Setup of run A:
Design cu_engine, start of the top module:
module cu_engine (
    input  clk, nrst,
    input  [71:0] filter, 
    input  [23:0] data_in,
    input  [ 8:0] pe_en_ctrl,
    output [15:0] pe_out
);
    reg [23:0] dff [0:1];
    wire [143:0] psum;
    pe pe00 (.clk(clk), .en(pe_en_ctrl[0]), .a(data_in[ 7: 0]), .b(filter[ 7: 0]), .out(psum[15: 0]));
    pe pe10 (.clk(clk), .en(pe_en_ctrl[1]), .a(data_in[15: 8]), .b(filter[15: 8]), .out(psum[31:16]));
    pe pe20 (.clk(clk), .en(pe_en_ctrl[2]), .a(data_in[23:16]), .b(filter[23:16]), .out(psum[47:32]));
    pe pe01 (.clk(clk), .en(pe_en_ctrl[3]), .a(dff[0][ 7: 0]), .b(filter[31:24]), .out(psum[63:48]));
    pe pe11 (.clk(clk), .en(pe_en_ctrl[4]), .a(dff[0][15: 8]), .b(filter[39:32]), .out(psum[79:64]));
    pe pe21 (.clk(clk), .en(pe_en_ctrl[5]), .a(dff[0][23:16]), .b(filter[47:40]), .out(psum[95:80]));
    pe pe02 (.clk(clk), .en(pe_en_ctrl[6]), .a(dff[1][ 7: 0]), .b(filter[55:48]), .out(psum[111: 96]));
    pe pe12 (.clk(clk), .en(pe_en_ctrl[7]), .a(dff[1][15: 8]), .b(filter[63:56]), .out(psum[127:112]));
    pe pe22 (.clk(clk), .en(pe_en_ctrl[8]), .a(dff[1][23:16]), .b(filter[71:64]), .out(psum[143:128]));
    always @(posedge clk) begin
        if (!nrst) begin
            dff[0] <= 0;
            dff[1] <= 0;
        end else begin
            dff[0] <= data_in;
            dff[1] <= dff[0]; 
        end
    end
    assign pe_out = psum[15:0] + psum[31:16] + psum[47:32] + psum[63:48] + psum[79:64] + psum[95:80] + psum[111:96] + psum[127:112] + psum[143:128];
endmodule
Size: about 3,800 cells after synthesis, roughly 190 flip-flops, roughly 120 I/O pins, roughly 28,000 sq um of cells after synthesis.
make LEC_CHECK=0 ABC_AREA=1 CAP_MARGIN=0 CELL_PAD_IN_SITES_DETAIL_PLACEMENT=1 CELL_PAD_IN_SITES_GLOBAL_PLACEMENT=3 CORE_ASPECT_RATIO=0.91 CORE_MARGIN=2 CORE_UTILIZATION=32 CTS_CLUSTER_DIAMETER=210 GPL_ROUTABILITY_DRIVEN=1 GPL_TIMING_DRIVEN=1 MAX_ROUTING_LAYER=met4 MIN_ROUTING_LAYER=met1 SETUP_SLACK_MARGIN=0.84 SLEW_MARGIN=20 TNS_END_PERCENT=60 finish   # period 10.6 ns
run.sh (not shown) runs the stock make flow with config.mk's settings and CLKGATE_MAP_FILE=.
Inputs modified between run A and run B:
==> flow/config.mk <==
export PLATFORM = sky130hd
export DESIGN_NAME = cu_engine
export DESIGN_NICKNAME = cu_engine
export VERILOG_FILES = /design/flow/design.v
export SDC_FILE = /design/flow/constraint.sdc
export NUM_CORES = 4
export LEC_CHECK = 0
export CAP_MARGIN = 20
export CORE_MARGIN = 2
export CORE_UTILIZATION = 66
export SLEW_MARGIN = 20
==> flow/constraint.sdc <==
create_clock -name core_clock -period 5.08 [get_ports {clk}]
set_input_delay 1.0160 -clock core_clock [delete_from_list [all_inputs] [get_ports {clk}]]
set_output_delay 1.0160 -clock core_clock [all_outputs]
set_load 0.01 [all_outputs]
Layout checks on run B: not met. Flow itself completed; violations: setup timing.
Run B vs run A, synthesized instance count went down by 26%.
Share of final layout cell area taken by non-clock buffers: run B vs run A up 6.8 points
Compared with run A, in run B cell area picked up an extra 520 sq um, number of cells on the worst hold path has decreased, multi-input gate share of total cell area increased by 3.9 points relative to the old numbers.
Diff run B and run A: combinational share of power higher in run B
Total power up about 130% in run B wrt run A
> inputs changed (run B -> run C)
diff --git a/flow/config.mk b/flow/config.mk
--- a/flow/config.mk
+++ b/flow/config.mk
@@ -10 +10 @@
-export CORE_UTILIZATION = 66
+export CORE_UTILIZATION = 40
==> flow/constraint.sdc <==
create_clock -name core_clock -period 6.2 [get_ports {clk}]
set_input_delay 1.2400 -clock core_clock [delete_from_list [all_inputs] [get_ports {clk}]]
set_output_delay 1.2400 -clock core_clock [all_outputs]
set_load 0.01 [all_outputs]
==> comparison <==
In the flow results for run C and run B, the internal power of the cells is larger on run B.
Between run B and run C, number of antenna diodes decreased.
Buffers inserted during post-CTS setup optimization down 6 in run C wrt run B
Run C vs run B — non-clock buffer count dropped by more than half
Diff run B -> run C | global-route usage | decrease of 13 points
Post-route cell area (higher): run B
Run C finished end to end and its layout was clean on timing, DRC and antenna.
Run C packs its core more loosely than run B.
What run D does differently from run C at the input level:
diff --git a/flow/config.mk b/flow/config.mk
--- a/flow/config.mk
+++ b/flow/config.mk
@@ -10 +10 @@
-export CORE_UTILIZATION = 40
+export CORE_UTILIZATION = 11
==> flow/constraint.sdc <==
create_clock -name core_clock -period 7.95 [get_ports {clk}]
set_input_delay 1.5900 -clock core_clock [delete_from_list [all_inputs] [get_ports {clk}]]
set_output_delay 1.5900 -clock core_clock [all_outputs]
set_load 0.01 [all_outputs]
==> comparison <==
Relative to run C, utilization decreased by 32 points in run D. Run C -> run D: post-detailed-placement half-perimeter wirelength increased by more than a quarter. Reported for run C and run D, depth of the CTS H-tree turned out identical to the last digit. Run C -> run D: routed metal-1 wire length increased by more than a quarter. The run with more routed wire is run D, not run C. Relative to run C, routed via count has gone up in run D. Run D against run C: detailed-routing iteration count for the pre-antenna-repair pass has remained practically unchanged; width of the die grew by 230 um. Going from run C to run D, power shrank by more than 10%. Compared with run C, run D instantiates a larger number of standard cells. For the portion of the clock cycle consumed by the worst path in the final layout, run D came in 5.6 points lower than run C did.

========
== run 1 ==
cu_engine again, from the RTL that the note above started with.
export LEC_CHECK = 0
export ABC_AREA = 1
export CAP_MARGIN = 0
export CELL_PAD_IN_SITES_DETAIL_PLACEMENT = 0
export CELL_PAD_IN_SITES_GLOBAL_PLACEMENT = 3
export CORE_ASPECT_RATIO = 0.91
export CORE_MARGIN = 2
export CORE_UTILIZATION = 32
export CTS_CLUSTER_DIAMETER = 222
export CTS_CLUSTER_SIZE = 98
export GPL_ROUTABILITY_DRIVEN = 0
export GPL_TIMING_DRIVEN = 0
export MAX_ROUTING_LAYER = met5
export MIN_ROUTING_LAYER = met1
export SETUP_SLACK_MARGIN = 1.0
export SLEW_MARGIN = 0
export TNS_END_PERCENT = 15
create_clock -name core_clock -period 3.55 [get_ports {clk}]
Run 1 -> stages 100% | layout checks FAIL | negative setup slack
Changes in run 2 relative to run 1:
# run 1
export LEC_CHECK = 0
export ABC_AREA = 1
export CAP_MARGIN = 0
export CELL_PAD_IN_SITES_DETAIL_PLACEMENT = 0
export CELL_PAD_IN_SITES_GLOBAL_PLACEMENT = 3
export CORE_ASPECT_RATIO = 0.91
export CORE_MARGIN = 2
export CORE_UTILIZATION = 32
export CTS_CLUSTER_DIAMETER = 222
export CTS_CLUSTER_SIZE = 98
export GPL_ROUTABILITY_DRIVEN = 0
export GPL_TIMING_DRIVEN = 0
export MAX_ROUTING_LAYER = met5
export MIN_ROUTING_LAYER = met1
export SETUP_SLACK_MARGIN = 1.0
export SLEW_MARGIN = 0
export TNS_END_PERCENT = 15
create_clock -name core_clock -period 3.55 [get_ports {clk}]
# run 2
export LEC_CHECK = 0
export ABC_AREA = 1
export CAP_MARGIN = 20
export CORE_MARGIN = 2
export CORE_UTILIZATION = 72
export GPL_ROUTABILITY_DRIVEN = 0
export SLEW_MARGIN = 20
export TNS_END_PERCENT = 10
create_clock -name core_clock -period 3.7 [get_ports {clk}]
Results
In run 2 the implementation completed, yet the final layout does not meet the checks, the culprit being negative setup slack.
In run 2 relative to run 1, y dimension of the die had gone down by more than a quarter.
Against run 1, run 2 comes in 0.5 points higher on part of the power in combinational logic.
Design area across run 2 and run 1: no real change.
Edits applied to the flow inputs when going from run 2 to run 3:
# run 2
export LEC_CHECK = 0
export ABC_AREA = 1
export CAP_MARGIN = 20
export CORE_MARGIN = 2
export CORE_UTILIZATION = 72
export GPL_ROUTABILITY_DRIVEN = 0
export SLEW_MARGIN = 20
export TNS_END_PERCENT = 10
create_clock -name core_clock -period 3.7 [get_ports {clk}]
# run 3
export LEC_CHECK = 0
export CAP_MARGIN = 20
export CORE_MARGIN = 2
export CORE_UTILIZATION = 40
export SLEW_MARGIN = 20
create_clock -name core_clock -period 6.07 [get_ports {clk}]
[summary]
- Note that the power dissipated in combinational cells recorded for run 3 amounts to 0.36 times the value seen in run 2.
- Run 3 completed every stage of the flow, and the final layout passed the timing, design-rule and antenna checks.
- Comparing diode insertion count for antenna repair for run 2 and run 3, the smaller number came from run 3.
- Layout buffering overhead excluding clock cells in run 3 is 7.7 points lower than in run 2
- [compare] base=run 2 new=run 3: global-route usage has decreased; met3 layer usage reported by global route has decreased.
- Max worst hold path cell count across run 2 and run 3: run 2
- Routed wire in run 3 totals less than in run 2.
- The sequential share of the synthesized area number comes out higher for run 3 vs run 2.
- Diff run 2 and run 3: pre-placement core utilization higher in run 2
- In run 3, the total setup buffers inserted after CTS came out 1 below the value in run 2.
- Worst IR drop on VDD delta for run 3 relative to run 2: 0.0018 V lower
Relative to run 3, the following input files were edited for run 4:
# run 3
export LEC_CHECK = 0
export CAP_MARGIN = 20
export CORE_MARGIN = 2
export CORE_UTILIZATION = 40
export SLEW_MARGIN = 20
create_clock -name core_clock -period 6.07 [get_ports {clk}]
# run 4
export LEC_CHECK = 0
export CAP_MARGIN = 20
export CORE_MARGIN = 2
export CORE_UTILIZATION = 65
export MAX_ROUTING_LAYER = met4
export SLEW_MARGIN = 20
create_clock -name core_clock -period 5.19 [get_ports {clk}]
Findings:
- Completing all stages was not enough for run 4: its layout failed the final checks because of negative setup slack.
- Compared to run 3, run 4 has detailed-route via count about 6% higher.
- Sequential share of layout area, run 3 and run 4: smaller value in run 4
- Global-route usage, run 3 and run 4, higher one = run 4.
- HPWL reported at the end of detailed placement was higher in the run labelled run 3.
- Worst setup slack: run 4 lower than run 3
- Portion of total power attributed to combinational logic on run 4 is up relative to run 3.
- On effective utilization at floorplan: between run 3 and run 4, it ends up higher for run 4.
- Run 4: detailed-route wire length on metal 1 is 5.0% lower than what run 3 reported.
## Diff of input files: run 5 against run 4
# run 4
export LEC_CHECK = 0
export CAP_MARGIN = 20
export CORE_MARGIN = 2
export CORE_UTILIZATION = 65
export MAX_ROUTING_LAYER = met4
export SLEW_MARGIN = 20
create_clock -name core_clock -period 5.19 [get_ports {clk}]
# run 5
export LEC_CHECK = 0
export CAP_MARGIN = 20
export CORE_MARGIN = 2
export CORE_UTILIZATION = 61
export CTS_CLUSTER_DIAMETER = 362
export CTS_CLUSTER_SIZE = 61
export MAX_ROUTING_LAYER = met4
export SLEW_MARGIN = 20
create_clock -name core_clock -period 4.86 [get_ports {clk}]
==> comparison <==
STATUS run=run 5 STAGES=ALL_DONE FINAL_CHECKS=FAILED CAUSE=negative setup slack
Looking at amount of wire on met3 after detailed routing, run 5 sits 530 µm lower than run 4 does.
Run 5 against run 4; via density per instance is down by a few percent.
Reported for run 5 and run 4, count of input and output buffers turned out identical to the last digit.
Diff run 4 -> run 5 | post-route standard cell area excluding fillers | increase of about 3%
Looking at area growth from synthesis to layout across run 5 and run 4, the one that comes out higher is run 5.
Relative to run 4, the via count of the first global-routing pass of run 5 is lower by 0.63%.
Summary of run 5 over run 4: post-CTS resize count now larger, combined global-route utilization of all metal layers dropped 1.3 points.
Power figures rest on the tool's default switching activity, not on a simulated workload.
